== job 9914 ==
## top
module top(
  input clk,
  input rst_n,
  input din_rx,
  output dout_tx_s1,
  output dout_tx_s2,
  output [31:0] addr_tx_s1,
  output [31:0] addr_tx_s2
    );
  wire [7:0] dout_rx;
  wire valid_rx;
  wire [1:0] sel;
  wire [31:0] data;
  wire [31:0] addr_rx;
  wire en;
  wire valid_master;
  wire penable;
  wire pwrite_slave;
  wire pready_fsm;
  wire [1:0] psel_slave;
  wire pready_master;
  wire valid_slave;
  wire [31:0] addr_slave;
  wire test_valid;
  wire [31:0] din_tx;
  wire [31:0] data_fsm1;
  wire [31:0] data_fsm2;
  wire valid_fsm_s1;
  wire valid_fsm_s2;
  wire valid_tx;
  wire [7:0] data_tx;
  wire dout_tx_in;
  wire done;
  wire [31:0] addr_fsm1;
  wire [31:0] addr_fsm2;
  wire tx_busy;
  wire [65:0] psel_slave1;
  wire [65:0] psel_slave2;
  wire valid_tx2;
  wire [7:0] data_tx2;
  wire done2;
  wire tx_busy2;
  wire pready_fsm2;
  wire pready_fsm1;
  wire pready_fsm_mas;
  receiver dut0(
  .clk(clk),
  .rst_n(rst_n),
  .din(din_rx),
  .dout(dout_rx),
  .valid(valid_rx)
  );
  ...
For scale: ~480 flip-flops, ~18000 sq um of cells after synthesis.
clock: 3.13 ns
lec_check: 0
cap_margin: 20
core_margin: 2
core_utilization: 66
cts_cluster_diameter: 392
gpl_timing_driven: 1
hold_slack_margin: 0.14
max_routing_layer: met4
min_routing_layer: met1
slew_margin: 20
run.sh (not shown) runs the stock make flow with config.mk's settings and CLKGATE_MAP_FILE=.
> inputs changed (job 9914 -> job 2290)
==> flow/config.mk <==
export PLATFORM = sky130hd
export DESIGN_NAME = top
export DESIGN_NICKNAME = top
export VERILOG_FILES = /design/flow/design.v
export SDC_FILE = /design/flow/constraint.sdc
export NUM_CORES = 4
export LEC_CHECK = 0
export CAP_MARGIN = 20
export CORE_MARGIN = 2
export CORE_UTILIZATION = 22
export PLACE_DENSITY = 0.6
export SLEW_MARGIN = 20
==> flow/constraint.sdc <==
create_clock -name core_clock -period 4.09 [get_ports {clk}]
set_input_delay 0.8180 -clock core_clock [delete_from_list [all_inputs] [get_ports {clk}]]
set_output_delay 0.8180 -clock core_clock [all_outputs]
set_load 0.01 [all_outputs]
[summary]
Final period demand of the worst path was higher in job 2290 than in job 9914. [compare] base=job 9914 new=job 2290: maximum clock rate lost about 14%; maximum number of pins on one net before global-route repair picked up an extra 26; final critical-path setup slack picked up an extra 460 ps; site row count picked up an extra 45; global-route wire length before repair picked up an extra 3.8 mm. Total power: job 2290 below job 9914. NOTE met2 routed wirelength job 9914->job 2290 decreased by a few percent. Looking at overall routed net length, job 2290 sits 3.0% above job 9914.
The inputs of job 2586 differ from those of job 2290 as listed below.
diff --git a/flow/config.mk b/flow/config.mk
--- a/flow/config.mk
+++ b/flow/config.mk
@@ -9,4 +9,6 @@
 export CORE_MARGIN = 2
-export CORE_UTILIZATION = 22
-export PLACE_DENSITY = 0.6
+export CORE_UTILIZATION = 72
+export CTS_CLUSTER_SIZE = 15
+export PLACE_DENSITY_LB_ADDON = 0.01
+export SETUP_SLACK_MARGIN = -0.21
 export SLEW_MARGIN = 20
==> flow/constraint.sdc <==
create_clock -name core_clock -period 2.7 [get_ports {clk}]
set_input_delay 0.5400 -clock core_clock [delete_from_list [all_inputs] [get_ports {clk}]]
set_output_delay 0.5400 -clock core_clock [all_outputs]
set_load 0.01 [all_outputs]
Notes after the runs:
- On final worst-path setup slack, the higher figure sits with job 2290, not job 2586.
- Ran to the end and failed final checks on setup timing: job 2586.
- Compared with job 2290, job 2586 shows area inside the core boundary lower by about 70%.
- In terms of XOR/XNOR share of the synthesized area, job 2586 and job 2290 differ only marginally.
What job 3457 does differently from job 2586 at the input level:
diff --git a/flow/config.mk b/flow/config.mk
--- a/flow/config.mk
+++ b/flow/config.mk
@@ -9,6 +9,4 @@
 export CORE_MARGIN = 2
-export CORE_UTILIZATION = 72
-export CTS_CLUSTER_SIZE = 15
-export PLACE_DENSITY_LB_ADDON = 0.01
-export SETUP_SLACK_MARGIN = -0.21
+export CORE_UTILIZATION = 68
+export PLACE_DENSITY = 0.6
 export SLEW_MARGIN = 20
==> flow/constraint.sdc <==
create_clock -name core_clock -period 3.42 [get_ports {clk}]
set_input_delay 0.6840 -clock core_clock [delete_from_list [all_inputs] [get_ports {clk}]]
set_output_delay 0.6840 -clock core_clock [all_outputs]
set_load 0.01 [all_outputs]
==> comparison <==
Job 3457 has completed all stages; timing, DRC and antenna checks passed.
Relative contribution of the clock network to total power: job 3457 < job 2586
Compared with job 2586, job 3457 degrades normalized max-slew margin.
Taking job 2586 as 1.0, job 3457 lands at 1.07 on routability-driven placement congestion ratio.
Against job 2586, design area in job 3457 fell by a few percent.
Relative to job 2586, number of setup buffers added after CTS decreased by 3 in job 3457.
Power is estimated from default activity; no workload was simulated.
